## bopit
module bopit(clk, rst, btnR, btnD, btnL, btnU, btnS, sw, seg, an, led, speaker 
    );
Size in the first run: about 1900 cells after synthesis, about 250 flip-flops, about 36 I/O pins.
clock: 6.02 ns
lec_check: 0
abc_area: 1
cap_margin: 0
core_margin: 2
core_utilization: 72
cts_cluster_size: 99
place_density: 0.38
slew_margin: 20
tns_end_percent: 10
run.sh (not shown) runs the stock make flow with config.mk's settings and CLKGATE_MAP_FILE=.
Then changed:
- ABC_AREA: 1 -> default
- CAP_MARGIN: 0 -> 20
- CORE_UTILIZATION: 72 -> 40
- CTS_CLUSTER_SIZE: 99 -> default
- PLACE_DENSITY: 0.38 -> default
- TNS_END_PERCENT: 10 -> default
- clock period: 6.02 -> 10.0 ns (I/O delays scaled with it)
Combinational power is lower by 53%.
Count of clock-buffer cells in the layout stays the same.
Worst setup slack is better by 3200 ps.
Routed wire length is lower by 19%.
Hold slack is better by 4.6 ps.
Via count is lower by 22%.
First-iteration DRC count is lower by 45%.
Die size is higher by 60%.
Then changed:
- CORE_UTILIZATION: 40 -> 16
- clock period: 10.0 -> 3.93 ns (I/O delays scaled with it)
Setup slack gets worse by 5200 ps.
Final area is higher by a few percent.
Power went up to 2.5 times its value.
Global-route usage fell by 10 points.
Then changed:
- CORE_UTILIZATION: 16 -> 72
- MAX_ROUTING_LAYER: default -> met4
- SETUP_SLACK_MARGIN: default -> 1.07
- clock period: 3.93 -> 7.48 ns (I/O delays scaled with it)
After rerunning:
- combinational power fell by 49%
- final area fell by 7.7%
- power fell by 49%
- core utilization rose by 62 points
- die size fell by 77%
Then changed:
- CORE_UTILIZATION: 72 -> 40
- MAX_ROUTING_LAYER: met4 -> default
- SETUP_SLACK_MARGIN: 1.07 -> default
- clock period: 7.48 -> 3.93 ns (I/O delays scaled with it)
Result: Worst setup slack gets worse by 3300 ps; clock-buffer cell count went up by 6; synthesized area does not change.
Then changed:
- ABC_AREA: default -> 1
- CORE_UTILIZATION: 40 -> 72
- CTS_CLUSTER_DIAMETER: default -> 395
- clock period: 3.93 -> 2.26 ns (I/O delays scaled with it)
What happened:
- The new run ran to the end with no violations
- non-clock buffer count came out higher by 8
- area after synthesis grows by 11%
- cell area is higher by 7.9%
- cell count climbs by 20%
- worst setup slack is worse by 660 ps
- combinational power climbs by 140%
- via count goes up by 30%
- worst hold slack got worse by 210 ps

========
Setup of build 24:
Starting RTL as in the previous note.
==> flow/config.mk <==
export PLATFORM = sky130hd
export DESIGN_NAME = bopit
export DESIGN_NICKNAME = bopit
export VERILOG_FILES = /design/flow/design.v
export SDC_FILE = /design/flow/constraint.sdc
export NUM_CORES = 4
export LEC_CHECK = 0
export ABC_AREA = 0
export CAP_MARGIN = 20
export CORE_MARGIN = 2
export CORE_UTILIZATION = 70
export CTS_CLUSTER_DIAMETER = 190
export CTS_CLUSTER_SIZE = 24
export HOLD_SLACK_MARGIN = 0.29
export SETUP_SLACK_MARGIN = 0.27
export SLEW_MARGIN = 20
==> flow/constraint.sdc <==
create_clock -name core_clock -period 2.19 [get_ports {clk}]
set_input_delay 0.4380 -clock core_clock [delete_from_list [all_inputs] [get_ports {clk}]]
set_output_delay 0.4380 -clock core_clock [all_outputs]
set_load 0.01 [all_outputs]
Build 24 did not finish: a tool error stopped it during 5_1_grt.
> inputs changed (build 24 -> build 20)
- CTS_CLUSTER_DIAMETER removed (was 190)
- HOLD_SLACK_MARGIN removed (was 0.29)
- ABC_AREA removed (was 0)
- SETUP_SLACK_MARGIN removed (was 0.27)
- the clock period (ns, I/O delays scaled along) changed from 2.19 to 3.38
==> results <==
Build 20 | status: complete | timing, DRC, antenna: pass
From build 24 to build 20, synthesized cell count did not move at all.
Relative to build 24, number of CTS-inserted buffers has gone up in build 20.
The lower placed instance count came out of build 20.
Re area fraction in full adders, half adders and majority gates: no difference whatsoever between build 24 and build 20.
The HPWL after detailed placement in build 20 sits about 15% below the value recorded for build 24.
Setup slack after placement delta (build 20 − build 24): favourable
As far as number of placement rows goes, build 20 and build 24 are indistinguishable; the numbers are identical.
Between build 24 and build 20, placed standard-cell area decreased.
Build 20 vs build 24: weighted congestion reported at the end of routability-driven placement down slightly
### build 20 -> build 27
- CTS_CLUSTER_DIAMETER newly set to 190
- SETUP_SLACK_MARGIN newly set to 0.27
- HOLD_SLACK_MARGIN newly set to 0.23
- ABC_AREA newly set to 0
- the clock period (ns, I/O delays scaled along) changed from 3.38 to 2.19
==> comparison <==
Across build 20 and build 27, a clean result was obtained everywhere but in build 27. On post-CTS resize count, the lower figure sits with build 20, not build 27. Build 20 → build 27: post-synthesis area per instance ~0 delta, post-placement cell count increased by about 8% relative to the old numbers. As far as count of state elements after synthesis goes, build 20 and build 27 are indistinguishable; the numbers are identical. Synthesized netlist cell count: build 20 vs build 27 — no meaningful difference. Diff build 20 -> build 27: final weighted congestion in routability-driven placement increased 1.3%, instance area after placement increased about 11%, synthesized area essentially unchanged, chip footprint essentially unchanged. Higher worst setup timing slack at the placement stage among build 27 and build 20: build 20.

========
The RTL this note starts from:
==> flow/design.v <==
`timescale 1ns / 1ps
module display7(clk, seg_number, an_number, seg, an, btnU
    );
    input clk, btnU;
    output reg [7:0] seg;
    output reg [3:0] an;
    input wire [3:0] seg_number;
    input wire [1:0] an_number;
    always @ (*)
    begin 
        case(seg_number)
            4'h0: seg = 8'b11000000;
            4'h1: seg = 8'b11111001;
            4'h2: seg = 8'b10100100;
            4'h3: seg = 8'b10110000;
            4'h4: seg = 8'b10011001;
            4'h5: seg = 8'b10010010;
            4'h6: seg = 8'b10000010;
            4'h7: seg = 8'b11111000;
            4'h8: seg = 8'b10000000;
            4'h9: seg = 8'b10010000;
            default: seg = 8'b00000000;
        endcase
        case(an_number)
            2'b00: an = 4'b0111;
            2'b01:
            begin
            an = 4'b1011;
            seg[7] = 0;
            end
            2'b10: an = 4'b1101;
            2'b11: an = 4'b1110;
            default: an = 4'b0000;
        endcase
     end 
endmodule
`timescale 1ns / 1ps
module notes(clk, rst, speaker, signal
    );
    input clk;
    input rst;
    input [1:0] signal;
    output reg speaker;
    reg [3:0] seg_number;
    reg [1:0] an_number;
    reg [7:0] counter;
    always @(posedge clk)
    begin
        if (rst)
        begin
            counter <= 0;
            speaker <= 0;
        end
        else if (signal == 2'b00)
        begin
            counter <= 0;
            speaker <= 0;
        end  
        else if (signal == 2'b01)
        begin
            if(counter==55) counter <= 0; else counter <= counter+1;
            speaker <= counter[5];
        end
        else  
        begin
            if(counter==221) counter <= 0; else counter <= counter+1;
            speaker <= counter[7];
        end
    end
endmodule
`timescale 1ns / 1ps
module randomNumber #(parameter BITS = 5)(
    input clk,
    input rst,
    output reg [4:0] data
    );
   reg [4:0] data_next;
   always @* begin
    data_next[4] = data[4]^data[1];
    data_next[3] = data[3]^data[0];
    data_next[2] = data[2]^data_next[4];
    data_next[1] = data[1]^data_next[3];
    data_next[0] = data[0]^data_next[2];
   end
   always @(posedge clk) begin
    if(rst)
        data <= 5'h1f;
    else
        data <= data_next;
   end
endmodule
`timescale 1ns / 1ps
module clock_1hz(clk, rst, clk_1hz
    );
    input clk;
    input rst;
    output clk_1hz;
    reg clk_1hz;
    reg [12:0] counter;
    always @ (posedge clk)
        if (rst)
            begin
                counter <= 0;
                clk_1hz <= 0;
            end
        else if (counter == 13'd4999)
            begin
                counter <= 0;
                clk_1hz <= 1;
            end
        else
            begin
                clk_1hz <= 0;
                counter <= counter + 1;
            end    
endmodule
`timescale 1ns / 1ps
module clock_500hz(clk, rst, clk_500hz
    );
    input clk;
    input rst;
    output clk_500hz;
    reg clk_500hz;
    reg [3:0] counter;
    always @ (posedge clk)
        begin
            if (rst)
            begin
                counter <= 0;
                clk_500hz <= 0;
            end
            else if (counter == 4'd9)
            begin
                counter <= 0;
                clk_500hz <= 1;
            end
            else
            begin
                clk_500hz <= 0;
                counter <= counter + 1;
            end    
        end
endmodule
`timescale 1ns / 1ps
module bopit(clk, rst, btnR, btnD, btnL, btnU, btnS, sw, seg, an, led, speaker 
    );
    input clk;
    input rst;
    input btnR, btnS, btnD, btnU, btnL;
    input [7:0] sw;
    output reg [7:0] led;
    output [7:0] seg;
    output [3:0] an;
    reg [3:0] seg_number;
    reg [1:0] an_number;
    wire clk_1hz;  
    wire clk_500hz;  
    wire [4:0] randomBop;  
    output wire speaker;
    reg [1:0] signal;  
    reg [7:0] ledCode;
    reg [3:0] bopCode; 
    reg [3:0] ones_seconds;
    reg [3:0] tens_seconds;
    reg [3:0] ones_score;
    reg [3:0] tens_score;
    integer an_toggle;
    integer an_index;
    integer gameOn;
    integer command_type;
    integer command_number;
    integer roundWon;
    integer roundDelay;
    integer fail_count;
    notes bop_notes(
        .clk(clk),
        .rst(rst),
        .signal(signal),
        .speaker(speaker)
    );
    randomNumber randomNum (
        .clk(clk),
        .rst(rst),
        .data(randomBop)
    );
    clock_1hz clock_1 (
		.clk(clk), 
		.rst(rst),
		.clk_1hz(clk_1hz)
	);
    clock_500hz clock_500 (
        .clk(clk),
        .rst(rst),
        .clk_500hz(clk_500hz)
    );
    display7 segmentDisplay (
            .clk(clk), 
            .seg_number(seg_number), 
            .an_number(an_number), 
            .seg(seg), 
            .an(an), 
            .btnU(btnU) 
    );
    always @ (posedge clk)
    if (rst)
    begin
        ones_seconds <= 0;
        tens_seconds <= 0;
        command_type <= 10;
        command_number <= 8;
        an_toggle <= 0;
        an_index <= 0;
        ones_score <= 0;
        tens_score <= 0;
        bopCode <= 0;
        ledCode <= 0;
        gameOn <= 1;
        roundWon <= 0;
        roundDelay <= 0;
        signal <= 0;
        fail_count <= 0;
        seg_number <= 0;
        an_number <= 0;
        led <= 0;
    end
    else
    begin
        if (btnS)
        begin
            roundWon <= 0;
            roundDelay <= 0;
            gameOn <= 1;
            ones_score <= 0;
            tens_score <= 0;
            ones_seconds <= 0;
            tens_seconds <= 0;
            bopCode <= randomBop % 12;
            fail_count <= 0;
        end
        if (!roundWon)
        begin
        case(bopCode)
            0:
            begin  
                if (sw[0])
                begin
                    roundWon <= 1;
                end
                else if(sw[7:0] || btnU || btnL || btnD || btnR)
                begin
                    gameOn <= 0;
                end
            end
            1:
            begin  
                if (sw[1])
                begin
                    roundWon <= 1;
                end
                else if(sw[7:0] || btnU || btnL || btnD || btnR)
                begin
                    gameOn <= 0;
                end
            end
            2:
            begin  
                if (sw[2])
                begin
                    roundWon <= 1;
                end
                else if(sw[7:0] || btnU || btnL || btnD || btnR)
                begin
                    gameOn <= 0;
                end
            end
            3:
            begin  
                if (sw[3])
                begin
                    roundWon <= 1;
                end
                else if(sw[7:0] || btnU || btnL || btnD || btnR)
                begin
                    gameOn <= 0;
                end
            end
            4:
            begin  
                if (sw[4])
                begin
                    roundWon <= 1;
                end
                else if(sw[7:0] || btnU || btnL || btnD || btnR)
                begin
                    gameOn <= 0;
                end
            end
            5:
            begin  
                if (sw[5])
                begin
                    roundWon <= 1;
                end
                else if(sw[7:0] || btnU || btnL || btnD || btnR)
                begin
                    gameOn <= 0;
                end
            end
            6:
            begin  
                if (sw[6])
                begin
                    roundWon <= 1;
                end
                else if(sw[7:0] || btnU || btnL || btnD || btnR)
                begin
                    gameOn <= 0;
                end
            end
            7:
            begin  
                if (sw[7])
                begin
                    roundWon <= 1;
                end
                else if(sw[7:0] || btnU || btnL || btnD || btnR)
                begin
                    gameOn <= 0;
                end
            end
            8:
            begin  
                if (btnU)
                begin
                    roundWon <= 1;
                end
                else if(sw[7:0] || btnU || btnL || btnD || btnR)
                begin
                    gameOn <= 0;
                end
            end
            9:
            begin  
                if (btnR)
                begin
                    roundWon <= 1;
                end
                else if(sw[7:0] || btnU || btnL || btnD || btnR)
                begin
                    gameOn <= 0;
                end
            end
            10:
            begin  
                if (btnD)
                begin
                    roundWon <= 1;
                end
                else if(sw[7:0] || btnU || btnL || btnD || btnR)
                begin
                    gameOn <= 0;
                end
            end
            11:
            begin  
                if (btnL)
                begin
                    roundWon <= 1;
                end
                else if(sw[7:0] || btnU || btnL || btnD || btnR)
                begin
                    gameOn <= 0;
                end
            end
        endcase
        end
        if (clk_1hz && gameOn)
        begin
            if (roundWon)
            begin
                if (roundDelay == 0)
                    signal <= 1;
                if (roundDelay == 1)
                    signal <= 0;
                if (roundDelay == 3)
                begin
                    roundWon <= 0;
                    roundDelay <= 0;
                    bopCode <= randomBop % 12;
                    if (ones_score == 4'b1001)
                    begin
                       ones_score <= 0; 
                       tens_score <= tens_score + 1;
                    end
                    else
                    begin
                       ones_score <= ones_score + 1;
                    end
                end
                else
                begin
                    roundDelay <= roundDelay + 1;
                end
                   ones_seconds <= 0;
                   tens_seconds <= 0;
            end
            else
            begin 
                ones_seconds <= ones_seconds + 1;
                if (ones_seconds == 4'b1001)
                begin
                    ones_seconds <= 0; 
                    tens_seconds <= tens_seconds + 1;
                end
            end
        end
        if (tens_seconds == 4'b0001)
        begin
            ones_seconds <= 0;
            tens_seconds <= 0;
            gameOn <= 0;
        end
        if (clk_500hz && gameOn)  
        begin
            an_index <= an_toggle % 4;
            case(an_index)
                0:
                begin
                    if (bopCode > 4'b0111)  
                    begin
                        seg_number <= 4'b1000;
                        ledCode <= 8'b00000000;
                        led [7:0] <= ledCode [7:0];
                    end
                    else  
                    begin
                        seg_number <= 4'b0101;
                        ledCode <= 8'b00000001 << (bopCode % 8);
                        led [7:0] <= ledCode [7:0];
                    end
                    an_number <= an_index;
                end
                1:
                begin
                    seg_number <= bopCode % 8; 
                    an_number <= an_index;
                end
                2:
                begin
                    seg_number <= tens_seconds;
                    an_number <= an_index;
                end
                3:
                begin
                    seg_number <= ones_seconds;
                    an_number <= an_index;                  
                end
                default:
                begin
                    seg_number <= 0;
                    an_number <= 0;
                end
            endcase
            an_toggle <= an_toggle + 1;
        end
        else if (clk_500hz && !gameOn)
        begin
            if (fail_count != 500)
            begin
                signal <= 2;
                fail_count <= fail_count + 1;
            end
            if (fail_count == 500)
                signal <= 0;
            an_index <= an_toggle % 4;
            case(an_index)
                0:
                begin
                    seg_number <= 0;
                    an_number <= an_index;
                end
                1:
                begin
                    seg_number <= 0;
                    an_number <= an_index;
                end
                2:
                begin
                    seg_number <= tens_score;
                    an_number <= an_index;
                end
                3:
                begin
                    seg_number <= ones_score;
                    an_number <= an_index;                  
                end
                default:
                begin
                    seg_number <= 0;
                    an_number <= 0;
                end
            endcase
            an_toggle <= an_toggle + 1;
        end
    end
endmodule
clock: 2.38 ns
lec_check: 0
abc_area: 1
cap_margin: 20
core_margin: 2
core_utilization: 72
place_density_lb_addon: 0.19
setup_slack_margin: 0.0
slew_margin: 20
Change:
- CTS_CLUSTER_DIAMETER: unset -> 398
- PLACE_DENSITY_LB_ADDON: 0.19 -> unset
- SETUP_SLACK_MARGIN: 0.0 -> unset
- clock period: 2.38 -> 2.34 ns (I/O delays scaled with it)
Result: Global-route usage came out higher by 1.1 points; worst setup slack got worse by 120 ps; via count came out higher slightly; core utilization came out higher by 0.13 points; combinational power is about the same; die area stays the same; wire length came out higher slightly; non-clock buffer count came out lower by 2.
Change:
- ABC_AREA: 1 -> unset
- CTS_CLUSTER_DIAMETER: 398 -> unset
- clock period: 2.34 -> 3.97 ns (I/O delays scaled with it)
Effect:
- The new run went through all stages and came out clean
- via count fell by 19%
- worst setup slack improved by 620 ps
- power fell by about 44%
- first-iteration DRC count fell by 19%
- clock skew rose by 3.8 ps
Change:
- ABC_AREA: unset -> 1
- CTS_CLUSTER_SIZE: unset -> 71
- PLACE_DENSITY: unset -> 0.36
- SETUP_SLACK_MARGIN: unset -> 0.28
- clock period: 3.97 -> 2.24 ns (I/O delays scaled with it)
=> Worst hold slack loses 140 ps; sequential share of layout area is lower by 5.3 points; flip-flop count stays the same; final area climbs by 16%.

========
RTL: the design.v shown in full above, as it stands there.
export LEC_CHECK = 0
export CAP_MARGIN = 25
export CELL_PAD_IN_SITES_GLOBAL_PLACEMENT = 3
export CORE_MARGIN = 10
export CORE_UTILIZATION = 57
export GPL_TIMING_DRIVEN = 1
export MIN_ROUTING_LAYER = met2
export SETUP_SLACK_MARGIN = 1.41
export SLEW_MARGIN = 40
create_clock -name core_clock -period 10.0 [get_ports {clk}]
The baseline failed in 3_1_place_gp_skip_io, error GPL-0301.
Next try:
--- a/flow/config.mk
+++ b/flow/config.mk
@@ -8 +8 @@
-export CAP_MARGIN = 25
+export CAP_MARGIN = 20
@@ -10,4 +10,2 @@
-export CORE_MARGIN = 10
-export CORE_UTILIZATION = 57
-export GPL_TIMING_DRIVEN = 1
-export MIN_ROUTING_LAYER = met2
+export CORE_MARGIN = 2
+export CORE_UTILIZATION = 70
@@ -15 +13 @@
-export SLEW_MARGIN = 40
+export SLEW_MARGIN = 20
Result:
- The changed run failed in 3_1_place_gp_skip_io (GPL-0301)
- area after synthesis does not change
- die size goes down by a quarter to a third
- synthesized cell count is unchanged
Next try:
--- a/flow/config.mk
+++ b/flow/config.mk
@@ -7,0 +8 @@
+export ABC_AREA = 1
@@ -9 +9,0 @@
-export CELL_PAD_IN_SITES_GLOBAL_PLACEMENT = 3
@@ -12 +12,2 @@
-export SETUP_SLACK_MARGIN = 1.41
+export CTS_CLUSTER_DIAMETER = 190
+export CTS_CLUSTER_SIZE = 24
==> flow/constraint.sdc (replaced) <==
create_clock -name core_clock -period 2.19 [get_ports {clk}]
set_input_delay 0.4380 -clock core_clock [delete_from_list [all_inputs] [get_ports {clk}]]
set_output_delay 0.4380 -clock core_clock [all_outputs]
set_load 0.01 [all_outputs]
Result: With this change the flow finished with timing, DRC and antenna clean. Synthesized area is higher by roughly a tenth. Die size is higher by roughly a tenth. Synthesized cell count is higher by well over a third.
Next try:
--- a/flow/config.mk
+++ b/flow/config.mk
@@ -9,0 +10 @@
+export CORE_ASPECT_RATIO = 1.99
@@ -11,3 +12,3 @@
-export CORE_UTILIZATION = 70
-export CTS_CLUSTER_DIAMETER = 190
-export CTS_CLUSTER_SIZE = 24
+export CORE_UTILIZATION = 72
+export PLACE_DENSITY_LB_ADDON = 0.19
+export SETUP_SLACK_MARGIN = 0.27
Result: The new run passed the timing, design-rule and antenna checks; wire length is higher by 39%; final cell count grows by about 3.2%; first-iteration DRC count rises by about 50%; clock skew shrinks by 6.8 ps.
Next try:
--- a/flow/config.mk
+++ b/flow/config.mk
@@ -10 +9,0 @@
-export CORE_ASPECT_RATIO = 1.99
@@ -12,0 +12 @@
+export CTS_CLUSTER_SIZE = 22
@@ -14,2 +14,2 @@
-export SETUP_SLACK_MARGIN = 0.27
-export SLEW_MARGIN = 20
+export SETUP_SLACK_MARGIN = 0.58
+export SLEW_MARGIN = 40
==> flow/constraint.sdc (replaced) <==
create_clock -name core_clock -period 2.38 [get_ports {clk}]
set_input_delay 0.4760 -clock core_clock [delete_from_list [all_inputs] [get_ports {clk}]]
set_output_delay 0.4760 -clock core_clock [all_outputs]
set_load 0.01 [all_outputs]
This time the run completed and failed the layout checks on negative setup slack.
Global-route usage shrinks by 2.3 points.
Combinational power is higher by about 5%.
Core utilization is higher by 6.1 points.
Routed wire length went up by 17%.
Power and IR drop assume default switching activity.
